## build 44
Design mat_mul, start of the top module:
module mat_mul #
	(
        parameter integer DIM_LOG = 2,     
        parameter integer DIM = 2**DIM_LOG,
        parameter integer SIZE = DIM*DIM,
        parameter integer SIZE_LOG = 2*DIM_LOG,
        parameter integer DATA_WIDTH = 32
    )
    (
		input wire  s00_axi_aclk,
		input wire  s00_axi_aresetn,
		output wire  s00_axis_tready,
		input wire [DATA_WIDTH-1 : 0] s00_axis_tdata,
		input wire  s00_axis_tlast,
        input wire  s00_axis_tvalid,
		output wire  m00_axis_tvalid,
        output wire [DATA_WIDTH-1 : 0] m00_axis_tdata,
        output wire [(DATA_WIDTH/8)-1 : 0] m00_axis_tstrb,
        output wire  m00_axis_tlast,
        input wire  m00_axis_tready,
        input wire sel,
        input wire start
    );
	reg busy;               
	reg item_done;          
	reg matrix_done;        
	reg start_transfer;     
	reg transfer;           
	reg last_transfer;      
	reg mac_enable;         
    reg [DATA_WIDTH-1 : 0] mem_A [0 : SIZE-1];  
    reg [DATA_WIDTH-1 : 0] mem_B [0 : SIZE-1];  
    reg [DATA_WIDTH-1 : 0] mem_R [0 : SIZE-1];  
    reg [DATA_WIDTH-1 : 0] mat_A;    
    reg [DATA_WIDTH-1 : 0] mat_B;    
    reg [DATA_WIDTH-1 : 0] mat_R;    
    reg [SIZE_LOG-1 : 0] addr_stream_in;     
    reg [SIZE_LOG-1 : 0] addr_stream_out;    
    wire [SIZE_LOG-1 : 0] addr_A;    
    wire [SIZE_LOG-1 : 0] addr_B;    
  ...
For scale: ~1700 flip-flops, roughly 0.080 mm^2 of cells after synthesis.
make LEC_CHECK=0 CAP_MARGIN=20 CELL_PAD_IN_SITES_DETAIL_PLACEMENT=1 CELL_PAD_IN_SITES_GLOBAL_PLACEMENT=1 CORE_MARGIN=2 CORE_UTILIZATION=30 CTS_CLUSTER_SIZE=25 GPL_ROUTABILITY_DRIVEN=1 GPL_TIMING_DRIVEN=0 MIN_ROUTING_LAYER=met2 PLACE_DENSITY_LB_ADDON=0.12 SLEW_MARGIN=20 TNS_END_PERCENT=40 finish   # period 6.76 ns
run.sh (not shown) runs the stock make flow with config.mk's settings and CLKGATE_MAP_FILE=.
Final checks on build 44, whose flow otherwise completed, came back failing, citing setup timing.
Input changes introduced in build 66 (baseline for comparison: build 44):
- a deleted CELL_PAD_IN_SITES_GLOBAL_PLACEMENT that had been 1
- a deleted PLACE_DENSITY_LB_ADDON that had been 0.12
- a deleted TNS_END_PERCENT that had been 40
- a deleted CELL_PAD_IN_SITES_DETAIL_PLACEMENT that had been 1
- a change of CORE_UTILIZATION from 30 to 70
- a deleted MIN_ROUTING_LAYER that had been met2
- a deleted GPL_TIMING_DRIVEN that had been 0
- an added PLACE_DENSITY of 0.6
- a deleted GPL_ROUTABILITY_DRIVEN that had been 1
- a change of CTS_CLUSTER_SIZE from 25 to 36
- a change of the clock period (ns, I/O delays scaled along) from 6.76 to 6.92
- Routed wire length went down by more than 10% going from build 44 to build 66.
- Where relative max-transition margin is concerned, build 44 is outperformed by build 66.
- Compared with build 44, build 66 shows count of antenna diodes in the layout lower by 27.
- Build 44 ended up with mat_B[1] as its first element of the critical path; build 66 ended up with mat_B[3].
- Final checks on build 66, whose flow otherwise completed, came back failing, citing setup timing.
- In build 66 the first-pass GRT wire length turned out 46000 um lower than in build 44.
The inputs of build 88 differ from those of build 66 as listed below.
- CORE_UTILIZATION: 70 -> 40
- CTS_CLUSTER_SIZE: 36 -> unset
- SETUP_SLACK_MARGIN: unset -> 2.55
- the clock period (ns, I/O delays scaled along): 6.92 -> 8.65
==> comparison <==
[compare] base=build 66 new=build 88: total global-route track usage dropped 19 points.
Fraction of met2 tracks used by global routing was higher in the run labelled build 66.
Every stage of the flow completed for build 88, and the final layout passed the timing, design-rule and antenna checks.
Build 66: complete, dirty (setup timing)
From build 66 to build 88 the numbers moved as follows: minimum clock period after layout decreased 0.085 ns, data required time of the worst path increased 1.73 ns, hold slack decreased 0.067 ns, remaining max-slew budget at the tightest pin decreased 3.9 points.
The following lists how build 58 was set up differently from build 88:
- changing CORE_UTILIZATION from 40 to 70
- removing SETUP_SLACK_MARGIN (formerly 2.55)
- setting ABC_AREA to 1 for the first time
- setting CTS_CLUSTER_SIZE to 93 for the first time
- changing the clock period (ns, I/O delays scaled along) from 8.65 to 6.05
--- outcome ---
- Build 58 completed end to end; final checks failed (setup timing).
- Compared with build 88, build 58 shows a share of the core filled with cells in the final layout that is 33 points higher.
- Build 58 against build 88; DRC violation total after the first TritonRoute iteration is up by more than half.
- Changes observed in build 58 relative to build 88: minimum clock period down 0.23 ns.
--- input diff build 58..build 87 ---
- a deleted CTS_CLUSTER_SIZE that had been 93
- a change of CORE_UTILIZATION from 70 to 40
- a deleted ABC_AREA that had been 1
- a change of the clock period (ns, I/O delays scaled along) from 6.05 to 5.61
[summary]
- The final report for build 87 shows a completed flow and a layout that fails verification, specifically setup timing.
- Final routed wirelength across all metal layers, build 58 and build 87: larger value in build 58
- Relative to build 58, number of cells on the worst hold path has decreased by 1 in build 87.
- Higher highest cell delay on the worst timing path goes to build 87 over build 58.
Changes in build 90 relative to build 87:
- CTS_CLUSTER_SIZE: unset -> 25
- CORE_UTILIZATION: 40 -> 67
- the clock period (ns, I/O delays scaled along): 5.61 -> 9.58
[summary]
Looking at the reports, build 90 completed the entire flow and the layout it produced met the timing, design-rule and antenna checks.
Going from build 87 to build 90, amount of wire on met2 after detailed routing moved down, area after detailed placement now sits lower.
Delta(fraction of standard cell area in multi-input logic, build 90 - build 87) > 0
Diff build 87 -> build 90: design area now sits lower, worst path setup slack after routing now sits higher.
Diff build 87 -> build 90: sum of routed wire length over all layers decreased 3.5%, via count of the first global-routing pass decreased 3.2%, area used by multi-input combinational logic decreased 2.3%.
